==> wip/ember <==
## MIPS
module MIPS(
    clk,
    rst_n,
    in_valid,
    instruction,
    out_valid,
    instruction_fail,
    out_0,
    out_1,
    out_2,
    out_3,
    out_4,
    out_5
);
Settings: LEC_CHECK=0, ABC_AREA=1, CAP_MARGIN=20, CELL_PAD_IN_SITES_DETAIL_PLACEMENT=0, CELL_PAD_IN_SITES_GLOBAL_PLACEMENT=1, CORE_MARGIN=7, CORE_UTILIZATION=61, CTS_CLUSTER_DIAMETER=53, CTS_CLUSTER_SIZE=25, GPL_TIMING_DRIVEN=0, HOLD_SLACK_MARGIN=-0.04, MIN_ROUTING_LAYER=met1, SETUP_SLACK_MARGIN=0.42, SLEW_MARGIN=5, TNS_END_PERCENT=5; clock period 2.27 ns.
run.sh (not shown) runs the stock make flow with config.mk's settings and CLKGATE_MAP_FILE=.
==> wip/zinc (differences from wip/ember) <==
==> flow/config.mk (replaced) <==
export PLATFORM = sky130hd
export DESIGN_NAME = MIPS
export DESIGN_NICKNAME = MIPS
export VERILOG_FILES = /design/flow/design.v
export SDC_FILE = /design/flow/constraint.sdc
export NUM_CORES = 4
export LEC_CHECK = 0
export CAP_MARGIN = 20
export CORE_MARGIN = 2
export CORE_UTILIZATION = 40
export SLEW_MARGIN = 20
==> flow/constraint.sdc (replaced) <==
create_clock -name core_clock -period 2.91 [get_ports {clk}]
set_input_delay 0.5820 -clock core_clock [delete_from_list [all_inputs] [get_ports {clk}]]
set_output_delay 0.5820 -clock core_clock [all_outputs]
set_load 0.01 [all_outputs]
==> comparison table <==
| quantity | wip/zinc | wip/ember |
|---|---|---|
| And-or/or-and share of the synthesized area | 19.4% | 12.6% |
| Portion of synthesized cell area occupied by the leading cell type | 22.5% | 23.5% |
| Total die size | 33900 µm² | 24600 µm² |
| Cell row count | 65 | 52 |
| Die W | 184 µm | 157 µm |
| Register area share after synthesis | 45.4% | 47.4% |
| Simple Share, Synth | 15.9% | 28.7% |
| Synthesized-area fraction occupied by xor and xnor cells | 1.21% | 0.633% |
| Number of standard cells reported by yosys | 1270 | 1645 |
| Post-synth design cell area | 13000 µm² | 12400 µm² |
| Height of the chip | 184 µm | 157 µm |
| Run status | timing/DRC/antenna clean | did not finish |
| Failing step | - | global placement |
| Placeable Area | 31800 µm² | 20100 µm² |
| Area fraction in full adders, half adders and majority gates | 1.60% | 1.67% |
| Number of standard cells after synthesis | 1270 | 1645 |
| Post-Syn Nets | 1321 | 1696 |
| Mux share of post-synthesis cell area | 11.4% | 0% |
| Average instance area after synthesis | 10.2 µm² | 7.57 µm² |
| Pre-placement core utilization | 40.8% | 61.9% |
| Chip area line of the yosys report | 13000 µm² | 12400 µm² |

* * *

==> run a: inputs <==
MIPS again, from the RTL that the note above started with.
==> flow/config.mk <==
export PLATFORM = sky130hd
export DESIGN_NAME = MIPS
export DESIGN_NICKNAME = MIPS
export VERILOG_FILES = /design/flow/design.v
export SDC_FILE = /design/flow/constraint.sdc
export NUM_CORES = 4
export LEC_CHECK = 0
export CAP_MARGIN = 20
export CORE_MARGIN = 2
export CORE_UTILIZATION = 58
export SLEW_MARGIN = 20
==> flow/constraint.sdc <==
create_clock -name core_clock -period 2.91 [get_ports {clk}]
set_input_delay 0.5820 -clock core_clock [delete_from_list [all_inputs] [get_ports {clk}]]
set_output_delay 0.5820 -clock core_clock [all_outputs]
set_load 0.01 [all_outputs]
==> inputs of run b, as changes to run a <==
CELL_PAD_IN_SITES_DETAIL_PLACEMENT = 0   (was default)
CORE_UTILIZATION = 61   (was 58)
GPL_TIMING_DRIVEN = 0   (was default)
HOLD_SLACK_MARGIN = -0.04   (was default)
MIN_ROUTING_LAYER = met1   (was default)
PLACE_DENSITY = 0.79   (was default)
SLEW_MARGIN = 5   (was 20)
==> flow/constraint.sdc (replaced) <==
create_clock -name core_clock -period 1.73 [get_ports {clk}]
set_input_delay 0.3460 -clock core_clock [delete_from_list [all_inputs] [get_ports {clk}]]
set_output_delay 0.3460 -clock core_clock [all_outputs]
set_load 0.01 [all_outputs]
==> metrics.csv <==
stage,metric,value,unit
status,status,timing/DRC/antenna clean,
clock_tree,post-cts-setup-buffer-count,0,
timing,fin_crit_sh,0.924,
worst_setup_path,r2r_slack,0.22,ns
drt,wl_met3,3.67,mm
drt,vias,10900,
placement,dp_slack,0.227,ns
placement,hpwlAfterDp,29.0,mm
(the above is from run a)
==> metrics.csv <==
stage,metric,value,unit
drt,vias,15400,
status,so_faults,setup timing,
timing,setup_viol,173,
status,status,"complete, but fails checks",
timing,fin_ws,-1.05,ns
worst_setup_path,r2r_slack,-1.05,ns
drt,wl_met3,12.0,mm
placement,dp_slack,-1.09,ns
(the above is from run b)
